Setup of run A:
// SHA256
module SHA256(
clk,
rst_n,
valid_in,
valid_out,
message,
Hash_result);
make LEC_CHECK=0 CAP_MARGIN=5 CELL_PAD_IN_SITES_GLOBAL_PLACEMENT=0 CORE_MARGIN=4 CORE_UTILIZATION=70 CTS_CLUSTER_DIAMETER=362 SLEW_MARGIN=20 TNS_END_PERCENT=40 finish   # period 5.3 ns
run.sh (not shown) runs the stock make flow with config.mk's settings and CLKGATE_MAP_FILE=.
Final checks on run A, whose flow otherwise completed, came back failing, citing setup timing.
### run A -> run B
Settings: a change of CELL_PAD_IN_SITES_GLOBAL_PLACEMENT from 0 to 1; a deleted CTS_CLUSTER_DIAMETER that had been 362; an added SETUP_SLACK_MARGIN of -0.01; a change of CORE_UTILIZATION from 70 to 40; a change of CAP_MARGIN from 5 to 25; a deleted TNS_END_PERCENT that had been 40; a change of CORE_MARGIN from 4 to 2; a change of the clock period (ns, I/O delays scaled along) from 5.3 to 10.0.
### Flow results
[flow] run A | stages: complete | final checks: fail | reason: setup timing
No stage failed in run B, and the final checks on the layout all came back clean.
Status: max-slew violation count parity (run B, run A)
Comparing final cell count for run B and run A, the smaller number came from run A.
Compared with run A, the router placed fewer vias in run B.
Looking at clock skew, run B sits 0.017 ns lower than run A does.
The run showing the smaller half-perimeter wire length after detailed placement is run A.
Run B: total of fill cells in the finished design higher than run A
Here is what was changed in the inputs of run C compared with run B.
Settings: setting PLACE_DENSITY_LB_ADDON to 0.07 for the first time; setting CTS_CLUSTER_SIZE to 40 for the first time; setting HOLD_SLACK_MARGIN to -0.09 for the first time; changing CAP_MARGIN from 25 to 0; changing SETUP_SLACK_MARGIN from -0.01 to 1.31; changing CORE_UTILIZATION from 40 to 72; setting CORE_ASPECT_RATIO to 0.89 for the first time; changing CELL_PAD_IN_SITES_GLOBAL_PLACEMENT from 1 to 0; setting CTS_CLUSTER_DIAMETER to 364 for the first time; setting TNS_END_PERCENT to 40 for the first time; setting ABC_AREA to 0 for the first time; changing the clock period (ns, I/O delays scaled along) from 10.0 to 4.43.
[summary]
- As the logs show, run C stopped at global routing after a tool error, so it never reached the end of the flow.
- Comparing run B and run C, number of placed cells counting well taps is higher on run B.
- [run C] total of cells resized after clock tree synthesis rose 133 relative to run B
- Diff run B -> run C: core region area -about 44%, post-detailed-placement cell area went up 6.1%, chip width lost 21%.
- Run C vs. run B: count of buffers added by post-CTS timing repair for setup went up; number of cells in Yosys stat did not really move; die area shows a reduction of 86,000 um2.
- Compare run B and run C | detailed placement HPWL higher: run B
- Going from run B to run C, worst slack after detailed placement shrinks by 3.86 ns.
What run D does differently from run C at the input level:
Settings: an added GPL_TIMING_DRIVEN of 0; a change of CELL_PAD_IN_SITES_GLOBAL_PLACEMENT from 0 to 1; a deleted TNS_END_PERCENT that had been 40; an added GPL_ROUTABILITY_DRIVEN of 1; a deleted HOLD_SLACK_MARGIN that had been -0.09; a deleted CTS_CLUSTER_SIZE that had been 40; a change of SETUP_SLACK_MARGIN from 1.31 to -0.01; a change of CTS_CLUSTER_DIAMETER from 364 to 331; a deleted ABC_AREA that had been 0; a change of CORE_UTILIZATION from 72 to 32; a change of CAP_MARGIN from 0 to 25; a change of PLACE_DENSITY_LB_ADDON from 0.07 to 0.13; a change of SLEW_MARGIN from 20 to 25; a deleted CORE_ASPECT_RATIO that had been 0.89; an added MAX_ROUTING_LAYER of met5; a change of the clock period (ns, I/O delays scaled along) from 4.43 to 4.67.
==> results <==
Delta (run D minus run C): proportion of synthesized chip area in sequential cells held steady, worst setup timing slack at the placement stage decreased 1.62 ns, arithmetic-cell share of the synthesized area counting full adders, half adders and majority gates was more or less identical. Status: quantity of I/O buffers inserted on ports parity (run C, run D). Going from run C to run D, the die area was enlarged. Number of core rows of run D exceeds that of run C by more than half. Run D: complete, dirty (setup timing).
Here is what was changed in the inputs of run E compared with run D.
Settings: a change of CAP_MARGIN from 25 to 5; a deleted CTS_CLUSTER_DIAMETER that had been 331; a deleted PLACE_DENSITY_LB_ADDON that had been 0.13; a change of SETUP_SLACK_MARGIN from -0.01 to -0.33; a change of SLEW_MARGIN from 25 to 20; an added CTS_CLUSTER_SIZE of 56; a deleted GPL_ROUTABILITY_DRIVEN that had been 1; a change of CORE_UTILIZATION from 32 to 70; an added HOLD_SLACK_MARGIN of -0.08; a deleted CELL_PAD_IN_SITES_GLOBAL_PLACEMENT that had been 1; a deleted GPL_TIMING_DRIVEN that had been 0; a deleted MAX_ROUTING_LAYER that had been met5; a change of the clock period (ns, I/O delays scaled along) from 4.67 to 5.73.
--- outcome ---
- Run E got as far as global routing, where a tool error ended the run.
- Final estimated routing congestion in global placement delta for run E relative to run D: about 17% higher
- Looking at core area across run E and run D, the one that comes out higher is run D.
- Worst setup timing slack at the placement stage, run E and run D: larger value in run E
- From run D to run E the numbers moved as follows: starting density of the core went up 38 points, count of cells resized by post-cts repair lost 311, die area now smaller, total number of placement rows lost 58.
- Compared with run D, run E shows height of the die that has gone down by more than a quarter.
- Re total CTS buffers: run E is 15% down on run D.

SHA256 again, from the RTL that the note above started with.
==> flow/design.v (excerpt) <==
module SHA256(
clk,
rst_n,
valid_in,
valid_out,
message,
Hash_result);
input clk, rst_n, valid_in;
input [439:0] message;
output reg valid_out;
output reg [255:0] Hash_result;
reg [1:0] next_state,state;
reg [6:0] count;
reg [31:0] a_temp, b_temp, c_temp, d_temp, e_temp, f_temp, g_temp, h_temp;
reg [31:0] k;
reg [511:0] chunk;
reg [31:0] mreg_0, mreg_1, mreg_2, mreg_3, mreg_4, mreg_5, mreg_6, mreg_7, mreg_8, mreg_9, mreg_10, mreg_11, mreg_12, mreg_13, mreg_14, mreg_15;
wire [31:0] sigma_0, sigma_1, cap_sigma_0, cap_sigma_1, maj, ch;
parameter H0 = 32'h6a09e667;
parameter H1 = 32'hbb67ae85;
parameter H2 = 32'h3c6ef372;
parameter H3 = 32'ha54ff53a;
parameter H5 = 32'h9b05688c;
parameter H4 = 32'h510e527f;
parameter H6 = 32'h1f83d9ab;
parameter H7 = 32'h5be0cd19;
parameter K0 = 32'h428a2f98;
parameter K1 = 32'h71374491;
parameter K2 = 32'hb5c0fbcf;
parameter K3 = 32'he9b5dba5;
parameter K4 = 32'h3956c25b;
parameter K5 = 32'h59f111f1;
parameter K6 = 32'h923f82a4;
parameter K7 = 32'hab1c5ed5;
parameter K8 = 32'hd807aa98;
parameter K9 = 32'h12835b01;
parameter K10 = 32'h243185be;
parameter K11 = 32'h550c7dc3;
parameter K12 = 32'h72be5d74;
parameter K13 = 32'h80deb1fe;
parameter K14 = 32'h9bdc06a7;
parameter K15 = 32'hc19bf174;
parameter K16 = 32'he49b69c1;
parameter K17 = 32'hefbe4786;
parameter K18 = 32'h0fc19dc6;
parameter K19 = 32'h240ca1cc;
parameter K20 = 32'h2de92c6f;
parameter K21 = 32'h4a7484aa;
parameter K22 = 32'h5cb0a9dc;
parameter K23 = 32'h76f988da;
parameter K24 = 32'h983e5152;
parameter K25 = 32'ha831c66d;
parameter K26 = 32'hb00327c8;
parameter K27 = 32'hbf597fc7;
parameter K28 = 32'hc6e00bf3;
parameter K29 = 32'hd5a79147;
parameter K30 = 32'h06ca6351;
parameter K31 = 32'h14292967;
parameter K32 = 32'h27b70a85;
parameter K33 = 32'h2e1b2138;
parameter K34 = 32'h4d2c6dfc;
  ...
make LEC_CHECK=0 ABC_AREA=1 CAP_MARGIN=20 CELL_PAD_IN_SITES_GLOBAL_PLACEMENT=0 CORE_MARGIN=2 CORE_UTILIZATION=72 CTS_CLUSTER_SIZE=40 PLACE_DENSITY_LB_ADDON=0.07 SETUP_SLACK_MARGIN=0.74 SLEW_MARGIN=20 TNS_END_PERCENT=40 finish   # period 4.43 ns
The first run stopped in global routing (5_1_grt) on GRT-0116.
Next try:
==> flow/config.mk (replaced) <==
export PLATFORM = sky130hd
export DESIGN_NAME = SHA256
export DESIGN_NICKNAME = SHA256
export VERILOG_FILES = /design/flow/design.v
export SDC_FILE = /design/flow/constraint.sdc
export NUM_CORES = 4
export LEC_CHECK = 0
export CAP_MARGIN = 5
export CELL_PAD_IN_SITES_GLOBAL_PLACEMENT = 0
export CORE_MARGIN = 2
export CORE_UTILIZATION = 70
export CTS_CLUSTER_DIAMETER = 362
export HOLD_SLACK_MARGIN = -0.08
export SETUP_SLACK_MARGIN = -0.33
export SLEW_MARGIN = 20
export TNS_END_PERCENT = 80
==> flow/constraint.sdc (replaced) <==
create_clock -name core_clock -period 5.3 [get_ports {clk}]
set_input_delay 1.0600 -clock core_clock [delete_from_list [all_inputs] [get_ports {clk}]]
set_output_delay 1.0600 -clock core_clock [all_outputs]
set_load 0.01 [all_outputs]
Outcome: The new run reached the layout checks and failed them: setup timing. Die size came out lower by 1.8%. Synthesized area fell by 4.5%. Synthesized cell count went down by 19%.
Next try:
==> flow/config.mk (replaced) <==
export PLATFORM = sky130hd
export DESIGN_NAME = SHA256
export DESIGN_NICKNAME = SHA256
export VERILOG_FILES = /design/flow/design.v
export SDC_FILE = /design/flow/constraint.sdc
export NUM_CORES = 4
export LEC_CHECK = 0
export CAP_MARGIN = 20
export CORE_MARGIN = 2
export CORE_UTILIZATION = 70
export CTS_CLUSTER_SIZE = 40
export SLEW_MARGIN = 20
==> flow/constraint.sdc (replaced) <==
create_clock -name core_clock -period 6.16 [get_ports {clk}]
set_input_delay 1.2320 -clock core_clock [delete_from_list [all_inputs] [get_ports {clk}]]
set_output_delay 1.2320 -clock core_clock [all_outputs]
set_load 0.01 [all_outputs]
Now the flow ended with an error in global routing (5_1_grt).
Die area is unchanged.
Area after synthesis does not change.
Synthesized cell count is unchanged.
